$ cat run.sh
#!/bin/bash
# the make line also repeats each setting of config.mk as NAME=value (left out here)
make -C /OpenROAD-flow-scripts/flow DESIGN_CONFIG=/design/flow/config.mk WORK_HOME=/design/flow/orfs CLKGATE_MAP_FILE= finish
$ cat config.mk
export PLATFORM = sky130hd
export DESIGN_NAME = sin_cos
export DESIGN_NICKNAME = sin_cos
export VERILOG_FILES = /design/flow/design.v
export SDC_FILE = /design/flow/constraint.sdc
export NUM_CORES = 4
export LEC_CHECK = 0
export ABC_AREA = 0
export CAP_MARGIN = 20
export CORE_ASPECT_RATIO = 0.74
export CORE_MARGIN = 2
export CORE_UTILIZATION = 40
export CTS_CLUSTER_DIAMETER = 27
export CTS_CLUSTER_SIZE = 19
export GPL_ROUTABILITY_DRIVEN = 1
export HOLD_SLACK_MARGIN = -0.01
export SETUP_SLACK_MARGIN = 0.85
export SLEW_MARGIN = 40
$ cat constraint.sdc
create_clock -name core_clock -period 6.5 [get_ports {clock}]
set_input_delay 1.3000 -clock core_clock [delete_from_list [all_inputs] [get_ports {clock}]]
set_output_delay 1.3000 -clock core_clock [all_outputs]
set_load 0.01 [all_outputs]
$ cat design.v
`timescale 1ns/1ps
module rotation #(
	parameter DSIZE		= 16
)(
	input				clock,
	input				rst_n,
	input [DSIZE-1:0]	idata,
	input [DSIZE-1:0]	comp,
	output[DSIZE-1:0]	odata,
	output				cmp_rel			 
);
reg [DSIZE-1:0]	data_reg;
always@(posedge clock,negedge rst_n)
	if(~rst_n)	data_reg	<= {DSIZE{1'b0}};
	else begin
		if(comp > idata)
				data_reg	<= idata;
		else	data_reg	<= idata - comp;
	end   
reg 			cmp_reg;
always@(posedge clock)
	cmp_reg		<= !(comp > idata);
assign	odata	= data_reg;
assign	cmp_rel	= cmp_reg;
endmodule
`timescale 1ns/1ps
module shift_add #(
	parameter	DSIZE	= 16,
	parameter	SNUM	= 0
)(
	input				clock	,
	input				en		,
	input [DSIZE-1:0]	X       ,
	input [DSIZE-1:0]	Y       ,
	output[DSIZE-1:0]	Z       
);
reg [DSIZE:0]		data;
always@(posedge clock)
	if(en)	data	<= X + (Y>>SNUM);
	else	data	<= X;
assign	Z = data[DSIZE]? {DSIZE{1'b1}} : data[DSIZE-1:0];
endmodule
`timescale 1ns/1ps
module shift_sub #(
	parameter	DSIZE	= 16,
	parameter	SNUM
)(
	input				clock	,
	input				en		,
	input [DSIZE-1:0]	X		,
	input [DSIZE-1:0]	Y		,
	output[DSIZE-1:0]	Z
);
reg [DSIZE:0]	data;
always@(posedge clock)
	if(en)	data	<= X - (Y>>SNUM);
	else	data	<= X;
assign	Z	= data[DSIZE]? {DSIZE{1'b0}} : data[DSIZE-1:0];
endmodule
`timescale 1ns/1ps
module collect_cos #(
	parameter		DSIZE	= 16,
	parameter		SEL		= 16
)(
	input				clock	,
	input				en		,
	input [DSIZE-1:0]	X		,
	output[DSIZE-1:0]	Y
);
localparam		CSIZE	= DSIZE;
localparam		COS_45_000		=  0.7071 * 2**CSIZE,      
                COS_26_565      =  0.8944 * 2**CSIZE,
                COS_14_036      =  0.9701 * 2**CSIZE,
                COS_7_1250      =  0.9923 * 2**CSIZE,
                COS_3_5763      =  0.9981 * 2**CSIZE,
                COS_1_7899      =  0.9995 * 2**CSIZE,
                COS_0_8952      =  0.9999 * 2**CSIZE,
                COS_0_4476      =  1.0000 * 2**CSIZE,
                COS_0_2238      =  1.0000 * 2**CSIZE,
                COS_0_1119      =  1.0000 * 2**CSIZE,
                COS_0_0560      =  1.0000 * 2**CSIZE,
                COS_0_0280      =  1.0000 * 2**CSIZE,
                COS_0_0140      =  1.0000 * 2**CSIZE,
                COS_0_0070      =  1.0000 * 2**CSIZE,
                COS_0_0035      =  1.0000 * 2**CSIZE,
                COS_0_0017      =  1.0000 * 2**CSIZE,
	            COS_0_0009	    =  1.0000 * 2**CSIZE;
wire [CSIZE:0]	cos_cf [16:0]	;
assign	cos_cf[ 0]	= COS_45_000		;
assign	cos_cf[ 1]	= COS_26_565		;
assign	cos_cf[ 2]	= COS_14_036		;
assign	cos_cf[ 3]	= COS_7_1250		;
assign	cos_cf[ 4]	= COS_3_5763		;
assign	cos_cf[ 5]	= COS_1_7899		;
assign	cos_cf[ 6]	= COS_0_8952		;
assign	cos_cf[ 7]	= COS_0_4476		;
assign	cos_cf[ 8]	= COS_0_2238		;
assign	cos_cf[ 9]	= COS_0_1119		;
assign	cos_cf[10]	= COS_0_0560		;
assign	cos_cf[11]	= COS_0_0280		;
assign	cos_cf[12]	= COS_0_0140		;
assign	cos_cf[13]	= COS_0_0070		;
assign	cos_cf[14]	= COS_0_0035		;
assign	cos_cf[15]	= COS_0_0017		;
assign	cos_cf[16]	= COS_0_0009		;
localparam [4:0]	SM = (SEL > 16)? 16 : SEL; 
reg [DSIZE+CSIZE-1:0]		mul_data;
always@(posedge clock)
	case(SM)
	5'd0	: mul_data	<= en? X * cos_cf[ 0]	: X << CSIZE ;
	5'd1    : mul_data	<= en? X * cos_cf[ 1]   : X << CSIZE ;
    5'd2    : mul_data	<= en? X * cos_cf[ 2]   : X << CSIZE ;
    5'd3    : mul_data	<= en? X * cos_cf[ 3]   : X << CSIZE ;
    5'd4    : mul_data	<= en? X * cos_cf[ 4]   : X << CSIZE ;
    5'd5    : mul_data	<= en? X * cos_cf[ 5]   : X << CSIZE ;
    5'd6    : mul_data	<= en? X * cos_cf[ 6]   : X << CSIZE ;
    5'd7    : mul_data	<= en? X * cos_cf[ 7]   : X << CSIZE ;
    5'd8    : mul_data	<= en? X * cos_cf[ 8]   : X << CSIZE ;
    5'd9    : mul_data	<= en? X * cos_cf[ 9]   : X << CSIZE ;
    5'd10   : mul_data	<= en? X * cos_cf[10]   : X << CSIZE ;
    5'd11   : mul_data	<= en? X * cos_cf[11]   : X << CSIZE ;
    5'd12   : mul_data	<= en? X * cos_cf[12]   : X << CSIZE ;
    5'd13   : mul_data	<= en? X * cos_cf[13]   : X << CSIZE ;
    5'd14   : mul_data	<= en? X * cos_cf[14]   : X << CSIZE ;
	5'd15   : mul_data	<= en? X * cos_cf[15]   : X << CSIZE ;
	5'd16   : mul_data	<= en? X * cos_cf[16]   : X << CSIZE ;  
	default : mul_data	<= X << DSIZE;
	endcase
assign	Y = mul_data[CSIZE+DSIZE-1-:DSIZE];
endmodule
`timescale 1ns/1ps
module sin_cos #(
	parameter	ASIZE	=	16,
	parameter	DSIZE	= 	16,
	parameter	RNUM	= 	16
)(
	input				clock 	,
	input [ASIZE-1:0]	angle   ,
	output[DSIZE-1:0]	cos		,
	output[DSIZE-1:0]	sin		
);
localparam	RSIZE	= (RNUM > 16)? 16 : RNUM;
localparam		Angle_45		= 45*2**     (1*ASIZE)	/90,			 
				Angle_26		= 26.5651*2**(1*ASIZE)	/90,       
				Angle_14		= 14.0362*2**(1*ASIZE)	/90,       
				Angle_7			= 7.1250*2** (1*ASIZE)	/90,        
				Angle_3			= 3.5763*2** (1*ASIZE)	/90,        
				Angle_1_7899	= 1.7899*2** (1*ASIZE)	/90,        
				Angle_0_8952	= 0.8952*2** (1*ASIZE)	/90,        
				Angle_0_4476	= 0.4476*2** (1*ASIZE)	/90,        
				Angle_0_2238	= 0.2238*2** (1*ASIZE)	/90,        
				Angle_0_1119	= 0.1119*2** (1*ASIZE)	/90,
				Angle_0_0560	= 0.0560*2** (1*ASIZE)	/90,
				Angle_0_0280	= 0.0280*2** (1*ASIZE)	/90,    	
                Angle_0_0140    = 0.0140*2** (1*ASIZE)	/90,
                Angle_0_0070    = 0.0070*2** (1*ASIZE)	/90,
                Angle_0_0035    = 0.0035*2** (1*ASIZE)	/90,
                Angle_0_0017    = 0.0017*2** (1*ASIZE)	/90,
                Angle_0_0009    = 0.0009*2** (1*ASIZE)	/90;
wire [ASIZE-1:0]	ANGLE [16:0];
assign	ANGLE [ 0]	= Angle_45				;    
assign	ANGLE [ 1]	= Angle_26	            ;
assign	ANGLE [ 2]	= Angle_14	            ;
assign	ANGLE [ 3]	= Angle_7		        ;
assign	ANGLE [ 4]	= Angle_3		        ;
assign	ANGLE [ 5]	= Angle_1_7899          ;
assign	ANGLE [ 6]	= Angle_0_8952          ;
assign	ANGLE [ 7]	= Angle_0_4476          ;
assign	ANGLE [ 8]	= Angle_0_2238          ;
assign	ANGLE [ 9]	= Angle_0_1119          ;
assign	ANGLE [10]	= Angle_0_0560          ;
assign	ANGLE [11]	= Angle_0_0280          ;
assign	ANGLE [12]	= Angle_0_0140          ;
assign	ANGLE [13]	= Angle_0_0070          ;
assign	ANGLE [14]	= Angle_0_0035          ;
assign	ANGLE [15]	= Angle_0_0017          ;
assign	ANGLE [16]	= Angle_0_0009          ;
wire[ASIZE-1:0]		angle_value	[RSIZE-1:0];
wire[ASIZE-1:0]		angle_rotate_result [RSIZE-1:0];	 
reg [RSIZE-1:0]		rotation_occure;
wire[RSIZE-1:0]		shift_en;			
assign	angle_value[0] = angle;
genvar II;
generate
for(II=0;II<RSIZE;II=II+1)begin:LOOP_BLOCK
rotation #(
	.DSIZE			(ASIZE)
)rotation_inst(
	.clock			(clock						),
	.rst_n          (1'b1						),
	.idata          (angle_value[II]			),
	.comp           (ANGLE[II]					),
	.odata          (angle_rotate_result[II]	),
	.cmp_rel		(shift_en[II]				)
);
if(II != (RSIZE-1))begin
assign	angle_value[II+1]	= angle_rotate_result[II];
end
end
endgenerate
wire[DSIZE:0]	xcoords_value 	[RSIZE-1:0];
wire[DSIZE:0]	ycoords_value	[RSIZE-1:0];
wire[DSIZE:0]	x_shift_result [RSIZE-1:0];
wire[DSIZE:0]	y_shift_result [RSIZE-1:0];
assign	xcoords_value[0]	= 1'b1<<DSIZE;
assign	ycoords_value[0]	= {DSIZE{1'b0}};
generate
for (II = 0;II<RSIZE;II=II+1)begin:SHIFT_BLOCK
shift_sub #(
	.DSIZE		(DSIZE+1		),
	.SNUM 		(II				)
)shift_sub_inst(
	.clock		(clock					),
	.en			(shift_en[II]           ),
	.X			(xcoords_value[II]          ),
	.Y			(ycoords_value[II]          ),
	.Z      	(x_shift_result[II]   )
);
shift_add #(
	.DSIZE		(DSIZE+1		),
	.SNUM 		(II				)
)shift_add_inst(
	.clock		(clock					),
	.en			(shift_en[II]           ),
	.X			(ycoords_value[II]          ),
	.Y			(xcoords_value[II]          ),
	.Z      	(y_shift_result[II]   )
);
if(II != (RSIZE-1))begin
assign	ycoords_value[II+1] = y_shift_result[II];
assign	xcoords_value[II+1]	= x_shift_result[II];
end
end
endgenerate
wire[DSIZE-1:0]		cos_coeff [RSIZE-1:0];
wire[DSIZE-1:0]		cos_coeff_result [RSIZE-1:0];
assign	cos_coeff[0]	= {DSIZE{1'b1}};
generate
for(II=0;II<RSIZE;II=II+1)begin:COS_COEFF_BLOCK
collect_cos #(
	.DSIZE			(DSIZE		),
	.SEL			(II			)
)collect_cos_inst(
	.clock			(clock					),
	.en				(shift_en[II]           ),
	.X				(cos_coeff[II]          ),
	.Y      		(cos_coeff_result[II]   )
);
if(II != (RSIZE-1))begin
assign	 cos_coeff[II+1] = cos_coeff_result[II];
end
end
endgenerate
reg [DSIZE+DSIZE:0]		X_reg,Y_reg;
always@(posedge clock)begin
	X_reg	<=  cos_coeff_result[RSIZE-1][DSIZE-1:0] *  x_shift_result[RSIZE-1][DSIZE-:(DSIZE+1)]; 
	Y_reg	<=  cos_coeff_result[RSIZE-1][DSIZE-1:0] *  y_shift_result[RSIZE-1][DSIZE-:(DSIZE+1)]; 
end
assign	cos	= X_reg[DSIZE+DSIZE-1-:DSIZE];
assign	sin	= Y_reg[DSIZE+DSIZE-1-:DSIZE];
endmodule
==> flow_summary.ini, run 1 <==
; implementation run metrics
[status]
status = timing/DRC/antenna clean

[final_layout]
syn_to_final_growth_pct = 17.3
final_nets = 10510

[yosys]
ys_seq_share_pct = 24.5
yosysTopAreaCellShare_pct = 24.5
synth.cell_area_um2 = 79100
ys_sh_mux_pct = 1.70
synthCells = 8368
yosysTopAreaCell = dfxtp_1
ys_sh_xor_pct = 5.49
ys_top_cells_by_count = inv_1 (1393), dfxtp_1 (970), fa_1 (919)
synth.distinct_cells = 99
ys_cells = 8368
synth_top_cell_by_count = inv_1
avgSynthCellArea_um2 = 9.46
synth_flops = 970
enable_flop_cells = 0
ff_type = dfxtp_1
ys_top_logic_family = adder cells
synthArstFlopShare_pct = 0
yosysChipArea_um2 = 79100
synth-simple-area-share_pct = 14.0
top_cells_by_area = dfxtp_1 (25%), fa_1 (23%), ha_1 (14%)
synthAdderAreaFrac_pct = 37.7
ys_sh_aoi_pct = 8.84
yosys_warnings = 354

[sta]
finalHoldViolations = 0
fin_tns_setup_ps = 0
max_freq_mhz = 163
skew_ps = 64.1
slew_viol_final = 0
relSlewSlack_pct = 42.7
worst_slew_pin_slew_ps = 851
finalSetupViolations = 0
finalWorstPathRequiredPeriod_ps = 6120
finalCritPeriodShare_pct = 94.2
whs_ps = 282
rsz0062_at_grt = yes

[clock_network]
cts_buffer_depth = 4
hold_buffers = 0
clk-insertion-delay-late_ps = 810
cts_tree = built
cts_made_buffers = 194
cts-root-buf = clkbuf_16
clk_pin_slew_ps = 60
cts_sinks = 970
h-tree-depth = 4

[worst_setup_path]
regToRegEndpoint = Y_reg[30]
end_kind = register
reg2reg_from = SHIFT_BLOCK[15].shift_add_inst.data[17]
r2r_cells = 22
crit_required_ps = 7190
cp_slowest_stage_delay_ps = 590
crit_family = adder cells
cp_num_buf_inv = 5
cpMostUsedCell = fa_1
path_class = register to register
cp-endpoint = Y_reg[30]
reg2reg_slack_ps = 380
slowest_stage = fa_2
cp.depth = 22
crit_path_start = SHIFT_BLOCK[15].shift_add_inst.data[17]
cp.arrival_ps = 6810
worstPathCellList = buf_6 > or2_4 > buf_4 > nand2_1 > fa_1 > fa_2 > fa_1 > inv_1 > fa_2 > fa_1 > inv_1 > fa_1 > inv_2 > ha_4 > nand4_1 > a2111oi_4 > o31ai_4 > nand4_1 > nand2_4 > o311ai_4 > a41oi_2 > xnor2_1
path_max_fanout = 11
startpoint_type = register

[floorplan]
coreArea_um2 = 197000
dieArea_um2 = 201000
io_pins = 49
fp_util_pct = 40.2
dieHeight_um = 387
chipWidth_um = 521
rows = 140

[route]
wl_per_cell_um = 15.8
drtIter0Drc = 2896
drc_errors = 0
routed_wl_um = 181000
ant_nets = 0
viasPerCell = 4.91
vias = 56240
firstDrtPassIters = 7

[worst_hold_path]
min_from = COS_COEFF_BLOCK[8].collect_cos_inst.mul_data[21]
hold_class = register to register
hold_depth = 0
hold_end = COS_COEFF_BLOCK[9].collect_cos_inst.mul_data[21]

[grt]
grt_pass1_wl_um = 297000
antenna_found_initial = 1
grt_max_degree = 59
gr-total-overflow = 0
grt_pass1_vias = 58356
grt_use_total_pct = 17.9

[place]
portBuffers = 48
gp_congestion = 0.881
hpwlAfterDp_um = 143000

[flow_run]
max_cap_viol_count = 0
warnings = 84
[routing by layer]
metal / track usage, % / vias to the layer above / wire length, um
met5: 0 / - / 0
met4: 3.98 / 0 / 3390
met3: 2.64 / 262 / 8910
met2: 28.4 / 1218 / 80800
met1: 25.6 / 27198 / 87500
li1: - / 27562 / -
[what timing repair did]
item / CTS / global route
endpoints found under the setup margin: 89 / 89
resized: 230 / 189
cloned: 5 / 1
hold endpoints to repair: 0 / 0
buffers inserted: 89 / 69
pin swaps: 90 / 117
[cell type report]
type / count / area, um2
fillers: 18170 / 104000
multi-input cells: 5797 / 55300
diodes: 1 / 2.50
clock buffers: 221 / 5130
clock inverters: 133 / 1530
repair buffers: 295 / 2730
flip-flops and latches: 970 / 19600
inverters: 1400 / 5280
well taps: 2627 / 3290
[metrics by stage]
| step | setup WS, ps | cell area (um2) | utilization [%] | instances |
|---|---|---|---|---|
| global route | 135 | 92800 | 47.2 | 11443 |
| global placement | 117 | 83200 | 42.3 | 10925 |
| finish | 376 | 92800 | 47.2 | 11444 |
| detailed placement | 46.9 | 83200 | 42.3 | 10925 |
| CTS | 454 | 91500 | 46.5 | 11373 |
| floorplan | 486 | 79700 | - | 8376 |
==> run 2, diff against run 1 <==
ABC_AREA = 1   (was 0)
CORE_ASPECT_RATIO = 0.75   (was 0.74)
CTS_CLUSTER_DIAMETER = 66   (was 27)
CTS_CLUSTER_SIZE = default   (was 19)
GPL_ROUTABILITY_DRIVEN = 0   (was 1)
HOLD_SLACK_MARGIN = default   (was -0.01)
SETUP_SLACK_MARGIN = default   (was 0.85)
==> run 2 against run 1 <==
  * Synthesized area rose by 9.4%
  * Count of clock-buffer cells in the layout shrank 92
  * Largest cell class unchanged
  * Core utilization is 3.3 points lower
  * Design area is 1.5% higher
  * Routed wire length up 21%
  * Synthesized cell count up 34%
  * First-iteration DRC count grew 76%
  * Worst setup slack better by 13 ps
  * Critical path type unchanged
  * Fmax rose by 0.21%
==> flow_summary.ini, run 2 <==
; implementation run metrics
[status]
status = timing/DRC/antenna clean

[yosys]
synth.cell_area_um2 = 86600
synth-simple-area-share_pct = 22.2
synth_top_cell_by_count = nand2_1
yosysChipArea_um2 = 86600
ys_sh_aoi_pct = 5.40
synthCells = 11213
ys_sh_mux_pct = 0.0260
enable_flop_cells = 0
synthAdderAreaFrac_pct = 34.5
yosysTopAreaCellShare_pct = 22.4
ys_sh_xor_pct = 4.14
ff_type = dfxtp_1
synthArstFlopShare_pct = 0
ys_top_cells_by_count = nand2_1 (2501), inv_1 (2335), nor2_1 (1086)
avgSynthCellArea_um2 = 7.72
top_cells_by_area = dfxtp_1 (22%), fa_1 (21%), ha_1 (13%)
ys_seq_share_pct = 22.4
yosysTopAreaCell = dfxtp_1
ys_top_logic_family = adder cells
synth.distinct_cells = 66
synth_flops = 970
yosys_warnings = 354
ys_cells = 11213

[worst_setup_path]
cp_slowest_stage_delay_ps = 560
cp-endpoint = X_reg[28]
path_class = register to register
worstPathCellList = inv_2 > nand2_1 > inv_1 > nand2_1 > fa_1 > fa_1 > inv_1 > fa_1 > fa_1 > fa_1 > inv_1 > fa_1 > inv_1 > ha_1 > a21oi_1 > o21ai_0 > a21o_1 > a21oi_1 > nand2_1 > nand2_1 > nand2_1
startpoint_type = register
cp_num_buf_inv = 5
crit_path_start = SHIFT_BLOCK[15].shift_sub_inst.data[17]
regToRegEndpoint = X_reg[28]
crit_required_ps = 7070
slowest_stage = fa_1
cp.arrival_ps = 6680
crit_family = adder cells
path_max_fanout = 17
r2r_cells = 21
reg2reg_slack_ps = 390
cpMostUsedCell = fa_1
end_kind = register
reg2reg_from = SHIFT_BLOCK[15].shift_sub_inst.data[17]
cp.depth = 21

[clock_network]
cts_sinks = 970
h-tree-depth = 3
cts_buffer_depth = 3
clk-insertion-delay-late_ps = 760
clk_pin_slew_ps = 70
cts_made_buffers = 104
cts-root-buf = clkbuf_16
cts_tree = built
cts_setup_buffers = 0

[floorplan]
io_pins = 49
chipWidth_um = 541
dieHeight_um = 407
rows = 147
coreArea_um2 = 215000
dieArea_um2 = 220000
fp_util_pct = 40.4

[grt]
antenna_found_initial = 0
gr-total-overflow = 0
grt_pass1_vias = 70158
grt_max_degree = 48
grt_use_total_pct = 20.0
grt_pass1_wl_um = 359000

[final_layout]
regArea_um2 = 19400
fillers = 21343
final_core_util_pct = 43.9
syn_to_final_growth_pct = 8.72
final_nets = 13121
logic_area_um2 = 57400

[sta]
worst_slew_pin_slew_ps = 892
finalCritPeriodShare_pct = 94.0
skew_ps = 84.9
slew_viol_final = 0
max_freq_mhz = 164
relSlewSlack_pct = 40.5
finalHoldViolations = 0
finalSetupViolations = 0
rsz0062_at_grt = no
finalWorstPathRequiredPeriod_ps = 6110
fin_tns_setup_ps = 0

[route]
viasPerCell = 4.90
routed_wl_um = 218000
wl_met3_um = 15700
drtIter0Drc = 5099
drc_errors = 0
wl_per_cell_um = 15.3
m1WireLength_um = 103000
ant_nets = 0
route.met2.wl_um = 94600
vias = 69577
firstDrtPassIters = 8
antenna_cells = 0
top_layer_used = met4

[worst_hold_path]
hold_end = COS_COEFF_BLOCK[13].collect_cos_inst.mul_data[16]
hold_class = register to register
hold_depth = 0
min_from = COS_COEFF_BLOCK[12].collect_cos_inst.mul_data[16]

[place]
portBuffers = 48
hpwlAfterDp_um = 182000

[flow_run]
max_cap_viol_count = 0
warnings = 81
run 2: final cells by class:
| class | instances | area share, % |
|---|---|---|
| Inverter | 2390 | 9.53 |
| Tap cell | 2831 | 3.76 |
| Clock buffer | 129 | 3.00 |
| Multi-Input combinational cell | 7689 | 61.0 |
| Timing Repair Buffer | 114 | 1.05 |
| Clock inverter | 66 | 1.03 |
| Sequential cell | 970 | 20.6 |
run 2: repair_timing:
action                     4_1_cts  5_1_grt
hold buffers                     0        0
setup endpoints to repair        0        9
gates resized                    0        1
run 2: metrics by stage:
step | instances | setup slack (ps) | hold slack, ps | instance area [um2]
finish | 14189 | 388 | 267 | 94200
CTS | 14188 | 291 | 262 | 94200
global route | 14189 | 46.6 | 269 | 94200
global placement | 13993 | 221 | 310 | 90400
detailed placement | 13993 | 309 | 312 | 90400
floorplan | 11221 | 988 | 310 | 86600
run 2: per-layer routing:
metal  up-vias  track usage, %
met2      2178            31.8
met5         -               0
met1     32817            28.4
li1      34287               -
met3       295            3.34
met4         0            4.04
==> run 3, diff against run 2 <==
CORE_ASPECT_RATIO = default   (was 0.75)
CORE_UTILIZATION = 72   (was 40)
CTS_CLUSTER_DIAMETER = 211   (was 66)
GPL_ROUTABILITY_DRIVEN = default   (was 0)
PLACE_DENSITY_LB_ADDON = 0.05   (was default)
SETUP_SLACK_MARGIN = -0.42   (was default)
SLEW_MARGIN = 5   (was 40)
clock period = 4.81 ns   (was 6.5 ns; I/O delays follow)
==> run 3 against run 2 <==
  * Global-route usage is 20 points higher
  * Now fails the layout checks on setup timing
  * Count of clock-buffer cells in the layout up 1
  * Highest routed layer is now met5
  * Critical path type unchanged
  * Critical endpoint is now Y_reg[23]
  * Worst setup slack worse by 980 ps
==> flow_summary.ini, run 3 <==
; implementation run metrics
[status]
status = finished with violations
violations = setup timing

[grt]
grt_use_total_pct = 39.5
grt_max_degree = 49
grt_pass1_vias = 78620
gr-total-overflow = 0
grt.busiest_layer = met2
grt_use_met1_pct = 47.5
grt_use_met3_pct = 6.96
gr-usage-met2_pct = 68.8
grt_pass1_wl_um = 390000
antenna_found_initial = 5

[place]
portBuffers = 48
post-place-ws_ps = -812
gp_congestion = 0.978
placed_area_um2 = 93700
hpwlAfterDp_um = 192000

[sta]
finalCritPeriodShare_pct = 112
skew_ps = 86.1
slew_viol_final = 0
finalHoldViolations = 0
timing.final.ws_setup_ps = -595
finalSetupViolations = 99
max_freq_mhz = 185
whs_ps = 311
finalWorstPathRequiredPeriod_ps = 5410
relSlewSlack_pct = 29.8
worst_slew_pin_slew_ps = 1050
rsz0062_at_grt = yes

[route]
firstDrtPassIters = 12
drtIter0Drc = 8193
routed_wl_um = 253000
ant_nets = 0
viasPerCell = 5.69
drc_errors = 0
antenna_cells = 0
vias = 77535
wl_per_cell_um = 18.5

[yosys]
ys_sh_aoi_pct = 5.40
synth.cell_area_um2 = 86600
ys_cells = 11213
synth_flops = 970
avgSynthCellArea_um2 = 7.72
synth-simple-area-share_pct = 22.2
enable_flop_cells = 0
ff_type = dfxtp_1
synthArstFlopShare_pct = 0
top_cells_by_area = dfxtp_1 (22%), fa_1 (21%), ha_1 (13%)
ys_top_logic_family = adder cells
yosysChipArea_um2 = 86600
synth.distinct_cells = 66
yosysTopAreaCellShare_pct = 22.4
synthCells = 11213
synthAdderAreaFrac_pct = 34.5
synth_top_cell_by_count = nand2_1
yosys_warnings = 354
yosysTopAreaCell = dfxtp_1
ys_sh_xor_pct = 4.14
ys_top_cells_by_count = nand2_1 (2501), inv_1 (2335), nor2_1 (1086)
ys_sh_mux_pct = 0.0260
ys_seq_share_pct = 22.4

[worst_setup_path]
cp.depth = 24
path_class = register to register
startpoint_type = register
cp_slowest_stage_delay_ps = 570
worstPathCellList = buf_12 > nor2_4 > buf_6 > nor2_2 > fa_1 > inv_2 > fa_2 > fa_1 > fa_1 > inv_1 > fa_1 > inv_1 > fa_1 > inv_1 > ha_4 > nand2_4 > nor2_2 > inv_1 > nor3_1 > nand2_1 > nand2_2 > nand2_1 > nand3_1 > nand2_1
crit_family = adder cells
cp.arrival_ps = 5980
cp_num_buf_inv = 7
crit_required_ps = 5380
end_kind = register
path_max_fanout = 6
r2r_cells = 24
reg2reg_from = SHIFT_BLOCK[15].shift_add_inst.data[17]
slowest_stage = fa_2
crit_path_start = SHIFT_BLOCK[15].shift_add_inst.data[17]
cpMostUsedCell = fa_1
reg2reg_slack_ps = -600
cp-endpoint = Y_reg[23]
regToRegEndpoint = Y_reg[23]

[final_layout]
syn_to_final_growth_pct = 16.7
final_area_um2 = 101000
logic_area_um2 = 60500
final_core_util_pct = 84.5
fillers = 6979
regArea_um2 = 19500
final_nets = 13783

[clock_network]
cts-root-buf = clkbuf_16
cts_tree = built
clk_pin_slew_ps = 70
cts_buffer_depth = 3
h-tree-depth = 3
hold_buffers = 0
cts_made_buffers = 100
cts_sinks = 970
clk-insertion-delay-late_ps = 750

[floorplan]
coreArea_um2 = 120000
io_pins = 49
rows = 127
dieArea_um2 = 123000
dieHeight_um = 351
chipWidth_um = 351
fp_util_pct = 72.4

[worst_hold_path]
hold_class = register to register
hold_depth = 0
min_from = COS_COEFF_BLOCK[13].collect_cos_inst.mul_data[18]
hold_end = COS_COEFF_BLOCK[14].collect_cos_inst.mul_data[18]

[flow_run]
max_cap_viol_count = 0
warnings = 84
-- run 3: area by class of cell --
cell class	instances	share of cell area, %
clock buffers	130	2.79
clock inverters	57	0.781
inverters	2390	8.98
multi-input cells	7689	59.8
flip-flops and latches	970	19.3
well taps	1612	2.00
repair buffers	778	6.31
repair inverters	2	0.0124
-- run 3: metal layers --
layer	up-vias	wire (um)
li1	35628	-
met1	36666	94200
met2	4050	122000
met3	1183	21100
met4	8	15100
met5	-	48
-- run 3: per-stage QoR --
stage	TNS [ps]	std cells
after floorplan	-15300	11221
after global placement	-36830	13380
after detailed placement	-46940	13380
after CTS	-34920	13591
after global routing	-53450	13628
final	-35420	13628
-- run 3: what timing repair did --
action / in CTS / in global routing
cloned: 2 / 1
buffers inserted: 28 / 81
endpoints found under the setup margin: 63 / 94
pin swaps: 50 / 277
gates resized: 224 / 675
==> run 4, diff against run 3 <==
ABC_AREA = default   (was 1)
CORE_MARGIN = 4   (was 2)
CORE_UTILIZATION = 62   (was 72)
CTS_CLUSTER_DIAMETER = 372   (was 211)
GPL_ROUTABILITY_DRIVEN = 1   (was default)
GPL_TIMING_DRIVEN = 1   (was default)
MAX_ROUTING_LAYER = met5   (was default)
MIN_ROUTING_LAYER = met2   (was default)
PLACE_DENSITY = 0.6   (was default)
PLACE_DENSITY_LB_ADDON = default   (was 0.05)
SETUP_SLACK_MARGIN = 1.0   (was -0.42)
SLEW_MARGIN = 0   (was 5)
TNS_END_PERCENT = 25   (was default)
clock period = 3.83 ns   (was 4.81 ns; I/O delays follow)
==> run 4 against run 3 <==
  * Still fails the layout checks on setup timing
  * Register-to-register slack worse by 1800 ps
  * Critical path depth unchanged
  * First-iteration DRC count grew 85%
  * Worst setup slack worse by 1800 ps
  * Count of clock-buffer cells in the layout is 7 higher
  * Sequential cell count did not move
  * Non-clock buffer count rose by 192
  * Largest cell class unchanged
==> flow_summary.ini, run 4 <==
; implementation run metrics
[grt]
grt_pass1_vias = 92923
grt_max_degree = 43
antenna_found_initial = 0
grt_use_total_pct = 44.4
gr-total-overflow = 0
grt_pass1_wl_um = 320000

[yosys]
ys_cells = 8368
ys_sh_aoi_pct = 8.84
yosysTopAreaCellShare_pct = 24.5
ys_sh_xor_pct = 5.49
synth_flops = 970
yosysChipArea_um2 = 79100
synthArstFlopShare_pct = 0
ff_type = dfxtp_1
synthCells = 8368
ys_top_logic_family = adder cells
synth_top_cell_by_count = inv_1
ys_sh_mux_pct = 1.70
enable_flop_cells = 0
ys_top_cells_by_count = inv_1 (1393), dfxtp_1 (970), fa_1 (919)
synth.cell_area_um2 = 79100
synth.distinct_cells = 99
avgSynthCellArea_um2 = 9.46
synth-simple-area-share_pct = 14.0
top_cells_by_area = dfxtp_1 (25%), fa_1 (23%), ha_1 (14%)
yosysTopAreaCell = dfxtp_1
synthAdderAreaFrac_pct = 37.7
yosys_warnings = 354
ys_seq_share_pct = 24.5

[flow_run]
max_cap_viol_count = 0
warnings = 86

[floorplan]
coreArea_um2 = 126000
fp_util_pct = 62.7
chipWidth_um = 365
dieArea_um2 = 133000
dieHeight_um = 365
io_pins = 49
rows = 130

[worst_setup_path]
cp.depth = 24
cpMostUsedCell = fa_1
path_max_fanout = 8
cp_slowest_stage_delay_ps = 540
worstPathCellList = buf_6 > nor2b_4 > nand2_2 > fa_1 > inv_2 > fa_1 > inv_1 > fa_1 > inv_2 > fa_1 > fa_1 > inv_2 > fa_1 > inv_2 > ha_4 > o21a_1 > a21oi_4 > a211o_1 > a21oi_4 > o2111ai_4 > a21boi_2 > buf_4 > nor2_1 > xnor2_1
reg2reg_from = SHIFT_BLOCK[15].shift_sub_inst.data[17]
crit_family = adder cells
reg2reg_slack_ps = -2390
cp-endpoint = X_reg[28]
crit_required_ps = 4480
r2r_cells = 24
slowest_stage = fa_1
regToRegEndpoint = X_reg[28]
crit_path_start = SHIFT_BLOCK[15].shift_sub_inst.data[17]
cp_num_buf_inv = 7
end_kind = register
path_class = register to register
cp.arrival_ps = 6870
startpoint_type = register

[route]
ant_nets = 0
vias = 82547
wl_per_cell_um = 18.0
routed_wl_um = 198000
firstDrtPassIters = 22
viasPerCell = 7.52
drtIter0Drc = 15132
drc_errors = 0

[final_layout]
logic_area_um2 = 56000
regArea_um2 = 19500
finalNonFillerCells = 10976
final_nets = 11090
syn_to_final_growth_pct = 19.3
fillers = 9097

[place]
portBuffers = 48
gp_congestion = 0.975
placedCellCount = 10695
hpwlAfterDp_um = 154000
post-place-ws_ps = -2390

[sta]
rsz0062_at_grt = yes
max_freq_mhz = 161
timing.final.ws_setup_ps = -2390
finalSetupViolations = 112
worst_slew_pin_slew_ps = 852
finalHoldViolations = 0
skew_ps = 81.9
finalWorstPathRequiredPeriod_ps = 6220
relSlewSlack_pct = 43.0
slew_viol_final = 0
finalCritPeriodShare_pct = 162

[clock_network]
cts_tree = built
clk-insertion-delay-late_ps = 790
cts_sinks = 970
cts_made_buffers = 103
clk_pin_slew_ps = 70
cts-root-buf = clkbuf_16
h-tree-depth = 3
cts_buffer_depth = 3
hold_buffers = 0

[status]
status = finished with violations
violations = setup timing

[worst_hold_path]
hold_class = register to register
hold_end = COS_COEFF_BLOCK[9].collect_cos_inst.mul_data[18]
hold_depth = 0
min_from = COS_COEFF_BLOCK[8].collect_cos_inst.mul_data[18]
==> run 4: final cells by class <==
class,count,share of cell area [%]
multi-input combinational,5793,59.3
clock buffer,137,3.11
tap,1650,2.19
clock inverter,54,0.790
inverter,1400,5.59
sequential,970,20.6
antenna,2,0.00530
timing repair buffer,970,8.37
==> run 4: routing by layer <==
metal | global-route usage (%) | part of all wire [%] | vias up
met3 | 56.0 | 37 | 2685
li1 | - | - | 28409
met5 | 9.77 | 0.50 | -
met2 | 55.1 | 51 | 21060
met1 | - | 0 | 30359
met4 | 10.7 | 11 | 34
==> run 4: repair_timing <==
| action | CTS | global route |
|---|---|---|
| setup buffers | 43 | 43 |
| gates resized | 306 | 214 |
| cloned | 1 | 1 |
| endpoints found under the setup margin | 254 | 346 |
| pin swaps | 160 | 145 |
==> run 4: through the flow <==
stage / hold WS [ps] / TNS [ps] / util [%] / instance area (um2)
floorplan: 310 / -166640 / - / 80000
global placement: 310 / -194760 / 69.7 / 87900
detailed placement: 312 / -200270 / 69.7 / 87900
CTS: 279 / -184360 / 73.8 / 93100
global route: 283 / -213280 / 74.8 / 94400
finish: 285 / -194270 / 74.8 / 94400
==> run 5, diff against run 4 <==
CORE_MARGIN = 2   (was 4)
CORE_UTILIZATION = 61   (was 62)
CTS_CLUSTER_DIAMETER = default   (was 372)
GPL_ROUTABILITY_DRIVEN = default   (was 1)
GPL_TIMING_DRIVEN = default   (was 1)
MAX_ROUTING_LAYER = default   (was met5)
MIN_ROUTING_LAYER = default   (was met2)
PLACE_DENSITY = default   (was 0.6)
SETUP_SLACK_MARGIN = 1.14   (was 1.0)
SLEW_MARGIN = 20   (was 0)
TNS_END_PERCENT = default   (was 25)
clock period = 4.68 ns   (was 3.83 ns; I/O delays follow)
==> run 5 against run 4 <==
  * Still fails the layout checks on setup timing
  * Register-to-register slack improved by 1000 ps
  * Critical path depth decreased by 2
  * Hold slack got worse by 31 ps
  * Routed wire length decreased by 8.0%
  * First-iteration DRC count decreased by 79%
  * Die size decreased by 0.59%
  * Final cell count increased by 0.28%
  * Synthesized area unchanged
  * Fmax increased by 3.0%
==> flow_summary.ini, run 5 <==
; implementation run metrics
[status]
status = finished with violations
violations = setup timing

[yosys]
enable_flop_cells = 0
ys_top_logic_family = adder cells
ys_top_cells_by_count = inv_1 (1393), dfxtp_1 (970), fa_1 (919)
yosys_warnings = 354
ys_seq_share_pct = 24.5
synthAdderAreaFrac_pct = 37.7
ys_sh_mux_pct = 1.70
ys_cells = 8368
synthArstFlopShare_pct = 0
ys_sh_aoi_pct = 8.84
top_cells_by_area = dfxtp_1 (25%), fa_1 (23%), ha_1 (14%)
synthCells = 8368
ys_sh_xor_pct = 5.49
yosysChipArea_um2 = 79100
synth-simple-area-share_pct = 14.0
synth_top_cell_by_count = inv_1
yosysTopAreaCell = dfxtp_1
synth.distinct_cells = 99
synth_flops = 970
yosysTopAreaCellShare_pct = 24.5
synth.cell_area_um2 = 79100
avgSynthCellArea_um2 = 9.46
ff_type = dfxtp_1

[clock_network]
cts_tree = built
cts-root-buf = clkbuf_16
clk_pin_slew_ps = 60
h-tree-depth = 3
cts_made_buffers = 106
clk-insertion-delay-late_ps = 740
cts_buffer_depth = 3
hold_buffers = 0
cts_sinks = 970

[worst_setup_path]
cpMostUsedCell = fa_1
cp_slowest_stage_delay_ps = 590
regToRegEndpoint = Y_reg[28]
cp.arrival_ps = 6690
crit_family = adder cells
cp.depth = 22
reg2reg_slack_ps = -1360
path_max_fanout = 8
cp_num_buf_inv = 6
reg2reg_from = SHIFT_BLOCK[15].shift_add_inst.data[17]
r2r_cells = 22
crit_path_start = SHIFT_BLOCK[15].shift_add_inst.data[17]
path_class = register to register
startpoint_type = register
worstPathCellList = buf_4 > or2_4 > buf_4 > nand2_2 > fa_1 > fa_2 > fa_1 > fa_1 > inv_1 > fa_1 > inv_1 > fa_1 > inv_2 > ha_4 > nand2_1 > or4b_4 > o221ai_4 > or4b_4 > a31oi_4 > o21ai_2 > buf_4 > xor2_1
crit_required_ps = 5330
end_kind = register
cp-endpoint = Y_reg[28]
slowest_stage = or4b_4

[grt]
grt_pass1_wl_um = 300000
antenna_found_initial = 7
grt_pass1_vias = 60317
grt_use_total_pct = 28.2
gr-total-overflow = 0
grt_max_degree = 43

[final_layout]
fillers = 9737
final_area_um2 = 94200
final_core_util_pct = 73.0
final_nets = 11028
syn_to_final_growth_pct = 19.1

[sta]
relSlewSlack_pct = 46.1
slew_viol_final = 0
max_freq_mhz = 165
fin_tns_setup_ps = -84520
worst_slew_pin_slew_ps = 808
rsz0062_at_grt = yes
finalHoldViolations = 0
finalCritPeriodShare_pct = 129
skew_ps = 81.9
finalSetupViolations = 109
timing.final.ws_setup_ps = -1360
finalWorstPathRequiredPeriod_ps = 6040

[floorplan]
io_pins = 49
dieHeight_um = 364
dieArea_um2 = 133000
rows = 132
chipWidth_um = 364
fp_util_pct = 61.3
coreArea_um2 = 129000

[worst_hold_path]
hold_depth = 0
hold_end = LOOP_BLOCK[6].rotation_inst.data_reg[0]
min_from = LOOP_BLOCK[5].rotation_inst.data_reg[0]
hold_class = register to register

[route]
routed_wl_um = 182000
vias = 57959
firstDrtPassIters = 6
drtIter0Drc = 3121
viasPerCell = 5.27
wl_per_cell_um = 16.5
ant_nets = 0
drc_errors = 0

[flow_run]
warnings = 86
max_cap_viol_count = 0

[place]
gp_congestion = 0.910
post-place-ws_ps = -1560
portBuffers = 48
hpwlAfterDp_um = 147000
placed_area_um2 = 87800
-- run 5: stage by stage --
step	hold WS, ps	instances
final	254	11007
after global routing	263	11006
after CTS	245	10954
after detailed placement	312	10721
after global placement	310	10721
after floorplan	310	8376
-- run 5: what timing repair did --
action                                  in CTS  in global routing
resized                                    172                226
cloned                                       3                  4
buffers inserted                            34                 48
endpoints found under the setup margin     114                157
pin swaps                                   89                122
-- run 5: layout make-up --
cell class | count | area (um2) | area share (%)
flip-flops and latches | 970 | 19500 | 20.7
inverters | 1400 | 5280 | 5.61
clock buffers | 133 | 2930 | 3.11
well taps | 1742 | 2180 | 2.31
clock inverters | 63 | 987 | 1.05
repair buffers | 902 | 7410 | 7.87
multi-input cells | 5796 | 55900 | 59.3
diodes | 1 | 2.50 | 0.00266
-- run 5: layer usage --
metal  vias up  track usage, %  wire length [um]
met3       327            4.16              8210
li1      28502               -                 -
met1     27950            36.9             80300
met4         2            8.32              5680
met5         -               0                 7
met2      1178            48.3             87700
==> run 6, diff against run 5 <==
CORE_UTILIZATION = 71   (was 61)
CTS_CLUSTER_SIZE = 36   (was default)
SETUP_SLACK_MARGIN = default   (was 1.14)
clock period = 5.34 ns   (was 4.68 ns; I/O delays follow)
==> run 6 against run 5 <==
  * Still fails the layout checks on setup timing
  * Synthesized area is the same
  * Fmax shrank 2.4%
  * Sequential share of layout area up 0.55 points
  * Synthesized cell count is the same
  * Core utilization rose by 10 points
  * Die size decreased by 14%
  * Worst setup slack better by 510 ps
==> flow_summary.ini, run 6 <==
; implementation run metrics
[floorplan]
coreArea_um2 = 111000
rows = 122
chipWidth_um = 338
fp_util_pct = 71.5
io_pins = 49
dieHeight_um = 338
dieArea_um2 = 114000

[sta]
finalWorstPathRequiredPeriod_ps = 6190
timing.final.ws_setup_ps = -853
finalSetupViolations = 89
fin_tns_setup_ps = -31810
worst_slew_pin_slew_ps = 948
finalHoldViolations = 0
relSlewSlack_pct = 36.7
skew_ps = 63.1
rsz0062_at_grt = yes
slew_viol_final = 0
finalCritPeriodShare_pct = 116
whs_ps = 273
max_freq_mhz = 161

[worst_setup_path]
reg2reg_slack_ps = -850
slowest_stage = fa_1
cp_slowest_stage_delay_ps = 570
cp_num_buf_inv = 6
path_max_fanout = 8
cp.arrival_ps = 6790
worstPathCellList = buf_6 > nor2b_4 > buf_6 > nand2_4 > fa_1 > fa_2 > fa_1 > inv_2 > fa_1 > fa_1 > inv_1 > fa_1 > inv_2 > ha_4 > a211o_1 > a21oi_2 > o211a_1 > a21oi_4 > buf_6 > or2_4 > a21o_1 > a21oi_2 > xnor2_1
crit_path_start = SHIFT_BLOCK[15].shift_sub_inst.data[17]
regToRegEndpoint = X_reg[24]
path_class = register to register
cp.depth = 23
crit_family = adder cells
cp-endpoint = X_reg[24]
cpMostUsedCell = fa_1
startpoint_type = register
end_kind = register
r2r_cells = 23
crit_required_ps = 5930
reg2reg_from = SHIFT_BLOCK[15].shift_sub_inst.data[17]

[clock_network]
h-tree-depth = 3
cts_sinks = 970
cts_buffer_depth = 3
clk_pin_slew_ps = 60
clk-insertion-delay-late_ps = 720
cts_made_buffers = 101
hold_buffers = 0
cts_tree = built
cts-root-buf = clkbuf_16

[route]
vias = 59513
wl_per_cell_um = 18.0
viasPerCell = 5.64
drc_errors = 0
routed_wl_um = 190000
drtIter0Drc = 3498
ant_nets = 0
firstDrtPassIters = 5

[yosys]
ff_type = dfxtp_1
enable_flop_cells = 0
avgSynthCellArea_um2 = 9.46
ys_seq_share_pct = 24.5
synth_flops = 970
synth_top_cell_by_count = inv_1
ys_top_logic_family = adder cells
yosysChipArea_um2 = 79100
synth.distinct_cells = 99
yosysTopAreaCellShare_pct = 24.5
ys_sh_xor_pct = 5.49
synth.cell_area_um2 = 79100
ys_sh_aoi_pct = 8.84
synthCells = 8368
synth-simple-area-share_pct = 14.0
ys_sh_mux_pct = 1.70
top_cells_by_area = dfxtp_1 (25%), fa_1 (23%), ha_1 (14%)
yosysTopAreaCell = dfxtp_1
yosys_warnings = 354
synthArstFlopShare_pct = 0
ys_cells = 8368
synthAdderAreaFrac_pct = 37.7
ys_top_cells_by_count = inv_1 (1393), dfxtp_1 (970), fa_1 (919)

[worst_hold_path]
hold_depth = 0
hold_class = register to register
min_from = COS_COEFF_BLOCK[10].collect_cos_inst.mul_data[20]
hold_end = COS_COEFF_BLOCK[11].collect_cos_inst.mul_data[20]

[grt]
grt_use_total_pct = 33.0
grt_max_degree = 43
grt_pass1_vias = 62153
gr-total-overflow = 0
antenna_found_initial = 0
grt_pass1_wl_um = 304000

[place]
gp_congestion = 0.928
post-place-ws_ps = -864
portBuffers = 48
placed_area_um2 = 85900
hpwlAfterDp_um = 145000

[final_layout]
final_area_um2 = 91700
syn_to_final_growth_pct = 15.9
final_nets = 10841
final_core_util_pct = 82.9

[status]
violations = setup timing
status = finished with violations

[flow_run]
max_cap_viol_count = 0
warnings = 86
==> run 6: layout make-up <==
cell class | instances | area [um2]
clock buffers | 127 | 2800
diodes | 2 | 5.00
clock inverters | 54 | 826
fillers | 6574 | 18900
well taps | 1488 | 1860
multi-input cells | 5793 | 55500
repair buffers | 723 | 5960
flip-flops and latches | 970 | 19500
inverters | 1400 | 5290
==> run 6: routing by layer <==
metal / GRT usage [%] / vias up / share of wire [%]
met5: 0 / - / 0
met4: 9.99 / 0 / 3.9
met3: 3.80 / 491 / 4.9
met2: 59.3 / 1821 / 50
met1: 41.6 / 29091 / 41
li1: - / 28110 / -
==> run 6: stage by stage <==
stage                     cells
after detailed placement  10289
after floorplan            8376
final                     10557
after CTS                 10518
after global routing      10555
after global placement    10289
==> run 6: repair_timing <==
action / in CTS / in global routing
resized: 227 / 170
pin swaps: 103 / 131
gates cloned: 2 / 1
endpoints found under the setup margin: 85 / 99
setup buffers: 47 / 46
==> run 7, diff against run 6 <==
ABC_AREA = 0   (was default)
CORE_ASPECT_RATIO = 0.62   (was default)
CORE_UTILIZATION = 40   (was 71)
CTS_CLUSTER_DIAMETER = 27   (was default)
CTS_CLUSTER_SIZE = default   (was 36)
GPL_ROUTABILITY_DRIVEN = 1   (was default)
HOLD_SLACK_MARGIN = -0.01   (was default)
SETUP_SLACK_MARGIN = 0.14   (was default)
SLEW_MARGIN = 40   (was 20)
clock period = 6.5 ns   (was 5.34 ns; I/O delays follow)
==> run 7 against run 6 <==
  * The run now finishes clean
  * Routed wire length is 1.4% lower
  * First-iteration DRC count is 6.7% lower
  * Via count is 5.2% lower
  * Global-route usage is 14 points lower
  * Critical path depth stayed put
  * Non-clock buffer count is 499 lower
  * Largest cell class unchanged
==> flow_summary.ini, run 7 <==
; implementation run metrics
[yosys]
ys_sh_xor_pct = 5.49
yosysTopAreaCell = dfxtp_1
synthAdderAreaFrac_pct = 37.7
top_cells_by_area = dfxtp_1 (25%), fa_1 (23%), ha_1 (14%)
yosysTopAreaCellShare_pct = 24.5
synth.distinct_cells = 99
synth-simple-area-share_pct = 14.0
yosys_warnings = 354
ff_type = dfxtp_1
ys_cells = 8368
ys_top_logic_family = adder cells
yosysChipArea_um2 = 79100
synth_top_cell_by_count = inv_1
avgSynthCellArea_um2 = 9.46
enable_flop_cells = 0
synthCells = 8368
synth_flops = 970
ys_top_cells_by_count = inv_1 (1393), dfxtp_1 (970), fa_1 (919)
ys_seq_share_pct = 24.5
synth.cell_area_um2 = 79100
synthArstFlopShare_pct = 0
ys_sh_mux_pct = 1.70
ys_sh_aoi_pct = 8.84

[grt]
gr-total-overflow = 0
grt_use_met1_pct = 29.6
grt.busiest_layer = met1
antenna_found_initial = 4
grt_use_met3_pct = 3.94
gr-usage-met2_pct = 26.7
grt_use_total_pct = 18.9
grt_pass1_wl_um = 309000
grt_max_degree = 59
grt_pass1_vias = 57993

[route]
ant_nets = 0
wl_per_cell_um = 16.6
vias = 56406
drtIter0Drc = 3264
viasPerCell = 4.98
drc_errors = 0
routed_wl_um = 188000
firstDrtPassIters = 6

[sta]
rsz0062_at_grt = yes
finalWorstPathRequiredPeriod_ps = 6150
timing.final.ws_setup_ps = 349
skew_ps = 75.9
worst_slew_pin_slew_ps = 821
slew_viol_final = 0
max_freq_mhz = 163
finalHoldViolations = 0
relSlewSlack_pct = 44.7
finalCritPeriodShare_pct = 94.6
finalSetupViolations = 0

[worst_setup_path]
slowest_stage = fa_1
path_max_fanout = 14
crit_required_ps = 7170
cpMostUsedCell = fa_1
startpoint_type = register
r2r_cells = 23
worstPathCellList = or2_4 > buf_4 > and2_1 > fa_1 > inv_1 > fa_1 > inv_1 > fa_1 > fa_1 > fa_1 > inv_1 > fa_1 > inv_1 > ha_1 > buf_4 > a21oi_1 > o21a_1 > a2bb2oi_2 > nand4_1 > nand2_4 > o31ai_4 > o41ai_4 > xnor2_1
cp-endpoint = Y_reg[31]
cp.depth = 23
regToRegEndpoint = Y_reg[31]
cp.arrival_ps = 6820
crit_path_start = SHIFT_BLOCK[15].shift_add_inst.data[17]
cp_num_buf_inv = 6
reg2reg_from = SHIFT_BLOCK[15].shift_add_inst.data[17]
path_class = register to register
cp_slowest_stage_delay_ps = 550
end_kind = register
crit_family = adder cells
reg2reg_slack_ps = 350

[floorplan]
dieArea_um2 = 202000
chipWidth_um = 569
io_pins = 49
coreArea_um2 = 197000
rows = 128
fp_util_pct = 40.3
dieHeight_um = 354

[worst_hold_path]
hold_depth = 0
hold_class = register to register
hold_end = COS_COEFF_BLOCK[11].collect_cos_inst.mul_data[23]
min_from = COS_COEFF_BLOCK[10].collect_cos_inst.mul_data[23]

[place]
portBuffers = 48
placed_area_um2 = 83500
hpwlAfterDp_um = 152000
gp_congestion = 0.905
post-place-ws_ps = -36.0

[final_layout]
final_area_um2 = 90700
final_nets = 10435
final_core_util_pct = 46.1
fillers = 18314
syn_to_final_growth_pct = 14.6

[clock_network]
cts_sinks = 970
cts_buffer_depth = 4
cts_tree = built
clk-insertion-delay-late_ps = 830
cts-root-buf = clkbuf_16
cts_made_buffers = 194
hold_buffers = 0
h-tree-depth = 4
clk_pin_slew_ps = 50

[flow_run]
max_cap_viol_count = 0
warnings = 83

[status]
status = timing/DRC/antenna clean
-- run 7: layout make-up --
cell class	instances	area, um2	share of cell area (%)
diodes	1	2.50	0.00276
clock buffers	224	5210	5.75
clock inverters	120	1630	1.80
inverters	1400	5260	5.79
multi-input cells	5793	53900	59.5
flip-flops and latches	970	19400	21.4
well taps	2600	3250	3.59
repair buffers	224	1950	2.15
-- run 7: repair_timing --
item	in CTS	in global routing
pin swaps	1	16
setup buffers	0	8
resized	18	56
setup endpoints to repair	10	42
-- run 7: metal layers --
| layer | wire length [um] | share of wire (%) |
|---|---|---|
| met2 | 74600 | 40 |
| met1 | 98100 | 52 |
| met3 | 13100 | 7.0 |
| met4 | 2080 | 1.1 |
| met5 | 0 | 0 |
-- run 7: metrics by stage --
stage          setup TNS (ps)  hold slack [ps]  cells
6_report                    0              270  11332
5_1_grt                     0              283  11331
4_1_cts                     0              270  11323
3_5_place_dp            -87.6              312  10979
3_3_place_gp            -66.6              310  10979
2_1_floorplan               0              310   8376
==> run 8, diff against run 7 <==
ABC_AREA = default   (was 0)
CORE_ASPECT_RATIO = 0.71   (was 0.62)
CORE_UTILIZATION = 72   (was 40)
CTS_CLUSTER_DIAMETER = 170   (was 27)
GPL_ROUTABILITY_DRIVEN = default   (was 1)
HOLD_SLACK_MARGIN = default   (was -0.01)
MAX_ROUTING_LAYER = met4   (was default)
PLACE_DENSITY = 0.35   (was default)
SETUP_SLACK_MARGIN = 1.69   (was 0.14)
SLEW_MARGIN = 20   (was 40)
clock period = 5.7 ns   (was 6.5 ns; I/O delays follow)
==> run 8 against run 7 <==
  * The layout now fails its checks (setup timing)
  * Die size decreased by 44%
  * Global-route usage grew 19 points
  * Synthesized cell count unchanged
  * Sequential share of layout area fell by 0.19 points
  * Critical path type unchanged
  * Highest routed layer unchanged
==> flow_summary.ini, run 8 <==
; implementation run metrics
[status]
status = finished with violations
violations = setup timing

[worst_setup_path]
regToRegEndpoint = Y_reg[30]
path_max_fanout = 7
crit_path_start = SHIFT_BLOCK[15].shift_add_inst.data[17]
cp_slowest_stage_delay_ps = 590
r2r_cells = 25
cp_num_buf_inv = 8
cp-endpoint = Y_reg[30]
cp.arrival_ps = 6990
reg2reg_slack_ps = -660
end_kind = register
startpoint_type = register
crit_family = adder cells
cp.depth = 25
reg2reg_from = SHIFT_BLOCK[15].shift_add_inst.data[17]
path_class = register to register
slowest_stage = fa_2
crit_required_ps = 6320

[floorplan]
rows = 102
fp_util_pct = 72.6
coreArea_um2 = 109000
io_pins = 49
dieHeight_um = 283
chipWidth_um = 397
dieArea_um2 = 113000

[grt]
grt_use_total_pct = 38.0
antenna_found_initial = 9
grt_pass1_wl_um = 331000
grt_pass1_vias = 62729
grt_max_degree = 59
gr-total-overflow = 0

[route]
vias = 61802
m1WireLength_um = 90500
viasPerCell = 5.93
wl_per_cell_um = 20.9
firstDrtPassIters = 7
top_layer_used = met4
ant_nets = 0
wl_met3_um = 21500
drc_errors = 0
routed_wl_um = 218000
route.met2.wl_um = 97700
drtIter0Drc = 5412

[place]
hpwlAfterDp_um = 159000
portBuffers = 48
gp_congestion = 1.01

[sta]
finalSetupViolations = 66
timing.final.ws_setup_ps = -665
finalWorstPathRequiredPeriod_ps = 6360
finalCritPeriodShare_pct = 112
slew_viol_final = 0
finalHoldViolations = 0
worst_slew_pin_slew_ps = 1060
max_freq_mhz = 157
skew_ps = 46.8
rsz0062_at_grt = yes
fin_tns_setup_ps = -17360
relSlewSlack_pct = 28.6

[clock_network]
cts_buffer_depth = 3
clk-insertion-delay-late_ps = 740
cts_tree = built
h-tree-depth = 3
hold_buffers = 0
cts-root-buf = clkbuf_16
clk_pin_slew_ps = 70
cts_sinks = 970
cts_made_buffers = 90

[flow_run]
max_cap_viol_count = 0
warnings = 86

[yosys]
synthArstFlopShare_pct = 0
ys_sh_mux_pct = 1.70
ys_top_cells_by_count = inv_1 (1393), dfxtp_1 (970), fa_1 (919)
synth.cell_area_um2 = 79100
ff_type = dfxtp_1
yosysTopAreaCell = dfxtp_1
top_cells_by_area = dfxtp_1 (25%), fa_1 (23%), ha_1 (14%)
synth.distinct_cells = 99
ys_sh_xor_pct = 5.49
yosysChipArea_um2 = 79100
ys_cells = 8368
ys_seq_share_pct = 24.5
avgSynthCellArea_um2 = 9.46
ys_sh_aoi_pct = 8.84
ys_top_logic_family = adder cells
synthCells = 8368
yosysTopAreaCellShare_pct = 24.5
yosys_warnings = 354
synth-simple-area-share_pct = 14.0
enable_flop_cells = 0
synth_top_cell_by_count = inv_1
synthAdderAreaFrac_pct = 37.7
synth_flops = 970

[final_layout]
syn_to_final_growth_pct = 16.1
fillers = 6018
final_nets = 10736

[worst_hold_path]
hold_end = COS_COEFF_BLOCK[15].collect_cos_inst.mul_data[25]
hold_depth = 0
hold_class = register to register
min_from = COS_COEFF_BLOCK[14].collect_cos_inst.mul_data[25]
## run 8: through the flow
stage	cells	worst slack (ps)	util [%]	instance area, um2	hold slack [ps]
after CTS	10370	-528	83.0	90500	296
after detailed placement	10118	-733	78.2	85200	312
after floorplan	8376	-314	-	80300	310
after global routing	10419	-859	84.3	91900	322
after global placement	10118	-693	78.2	85200	311
final	10421	-665	84.3	91900	293
## run 8: repair_timing
action,in CTS,in global routing
pin swaps,195,171
cloned,4,2
buffers inserted,81,43
resized,290,226
setup endpoints to repair,112,119
## run 8: per-layer routing
metal	global-route usage (%)	vias up
met2	57.1	3032
met3	8.52	731
met4	9.59	0
li1	-	27878
met5	-	-
met1	52.4	30161
## run 8: area by class of cell
type / instances / area, um2 / area share, %
clock inverter: 43 / 614 / 0.669
timing repair buffer: 626 / 5580 / 6.08
clock buffer: 124 / 2620 / 2.85
inverter: 1400 / 5300 / 5.77
antenna: 6 / 15.0 / 0.0163
multi-input combinational: 5796 / 56400 / 61.4
tap: 1456 / 1820 / 1.98
sequential: 970 / 19500 / 21.3
==> run 9, diff against run 8 <==
CORE_ASPECT_RATIO = 1.49   (was 0.71)
CORE_UTILIZATION = 40   (was 72)
CTS_CLUSTER_DIAMETER = 66   (was 170)
GPL_ROUTABILITY_DRIVEN = 0   (was default)
MAX_ROUTING_LAYER = default   (was met4)
PLACE_DENSITY = default   (was 0.35)
SETUP_SLACK_MARGIN = default   (was 1.69)
clock period = 6.5 ns   (was 5.7 ns; I/O delays follow)
==> run 9 against run 8 <==
  * Now clean on timing, DRC and antenna
  * Non-clock buffer count down 404
  * Via count down 9.7%
  * Critical endpoint is now Y_reg[28]
  * Count of clock-buffer cells in the layout up 12
==> flow_summary.ini, run 9 <==
; implementation run metrics
[floorplan]
fp_util_pct = 40.2
rows = 199
dieHeight_um = 547
coreArea_um2 = 197000
dieArea_um2 = 201000
chipWidth_um = 368
io_pins = 49

[place]
portBuffers = 48
placedCellCount = 10996
post-place-ws_ps = -74.2
hpwlAfterDp_um = 155000

[sta]
rsz0062_at_grt = yes
finalSetupViolations = 0
finalWorstPathRequiredPeriod_ps = 6300
finalCritPeriodShare_pct = 96.9
finalHoldViolations = 0
skew_ps = 58.9
worst_slew_pin_slew_ps = 1090
timing.final.ws_setup_ps = 203
max_freq_mhz = 159
slew_viol_final = 0
relSlewSlack_pct = 26.6

[yosys]
synthArstFlopShare_pct = 0
ys_top_cells_by_count = inv_1 (1393), dfxtp_1 (970), fa_1 (919)
enable_flop_cells = 0
synth.distinct_cells = 99
yosysChipArea_um2 = 79100
avgSynthCellArea_um2 = 9.46
synthAdderAreaFrac_pct = 37.7
synth-simple-area-share_pct = 14.0
ys_seq_share_pct = 24.5
ys_sh_mux_pct = 1.70
ff_type = dfxtp_1
ys_sh_xor_pct = 5.49
synth.cell_area_um2 = 79100
synthCells = 8368
yosys_warnings = 354
synth_flops = 970
ys_top_logic_family = adder cells
synth_top_cell_by_count = inv_1
yosysTopAreaCell = dfxtp_1
top_cells_by_area = dfxtp_1 (25%), fa_1 (23%), ha_1 (14%)
ys_sh_aoi_pct = 8.84
yosysTopAreaCellShare_pct = 24.5
ys_cells = 8368

[route]
viasPerCell = 4.99
routed_wl_um = 184000
firstDrtPassIters = 5
ant_nets = 0
vias = 55832
drc_errors = 0
drtIter0Drc = 1907
wl_per_cell_um = 16.5

[worst_hold_path]
min_from = COS_COEFF_BLOCK[7].collect_cos_inst.mul_data[28]
hold_class = register to register
hold_depth = 0
hold_end = COS_COEFF_BLOCK[8].collect_cos_inst.mul_data[28]

[worst_setup_path]
reg2reg_from = SHIFT_BLOCK[15].shift_add_inst.data[17]
cp.arrival_ps = 6870
path_max_fanout = 13
cp.depth = 21
r2r_cells = 21
cpMostUsedCell = fa_1
cp_num_buf_inv = 5
worstPathCellList = buf_4 > or2_2 > buf_4 > and2_1 > fa_1 > fa_1 > fa_1 > fa_1 > fa_1 > inv_1 > fa_1 > inv_1 > ha_1 > a211oi_1 > o21ai_0 > o21ai_0 > or4b_4 > a31oi_4 > o21ai_2 > buf_4 > xor2_1
crit_required_ps = 7080
cp_slowest_stage_delay_ps = 560
startpoint_type = register
regToRegEndpoint = Y_reg[28]
path_class = register to register
end_kind = register
slowest_stage = fa_1
crit_family = adder cells
cp-endpoint = Y_reg[28]
crit_path_start = SHIFT_BLOCK[15].shift_add_inst.data[17]
reg2reg_slack_ps = 200

[clock_network]
cts_made_buffers = 103
cts_tree = built
h-tree-depth = 3
clk_pin_slew_ps = 60
cts_sinks = 970
cts-root-buf = clkbuf_16
cts_buffer_depth = 3
clk-insertion-delay-late_ps = 730

[grt]
grt_pass1_wl_um = 302000
grt_use_total_pct = 18.5
antenna_found_initial = 1
grt_pass1_vias = 61033
gr-total-overflow = 0
grt_max_degree = 43

[flow_run]
warnings = 83
max_cap_viol_count = 0

[final_layout]
finalNonFillerCells = 11193
syn_to_final_growth_pct = 10.3
final_nets = 10342
final_core_util_pct = 44.3

[status]
status = timing/DRC/antenna clean
run 9: metal layers:
metal	share of wire, %	GRT usage (%)
met1	34	17.2
met2	57	38.3
met3	2.5	1.78
met4	6.4	10.5
met5	0	0
run 9: cell type report:
class                           instances  area (um2)
Antenna cell                            1        2.50
Inverter                             1400        5260
Clock inverter                         58         803
Multi-Input combinational cell       5793       53800
Sequential cell                       970       19400
Timing Repair Buffer                  222        1910
Fill cell                           18758      110000
Tap cell                             2613        3270
Clock buffer                          136        2820
run 9: what timing repair did:
action | 4_1_cts | 5_1_grt
endpoints found under the setup margin | 5 | 21
resized | 2 | 36
hold buffers | 0 | 0
setup buffers | 0 | 2
pin swaps | 0 | 4
run 9: metrics by stage:
step / hold slack (ps) / instance area, um2 / TNS (ps)
floorplan: 310 / 79200 / -71.7
global placement: 310 / 83500 / 0
detailed placement: 312 / 83500 / -190
CTS: 289 / 87200 / 0
global route: 297 / 87300 / -168
finish: 292 / 87300 / 0
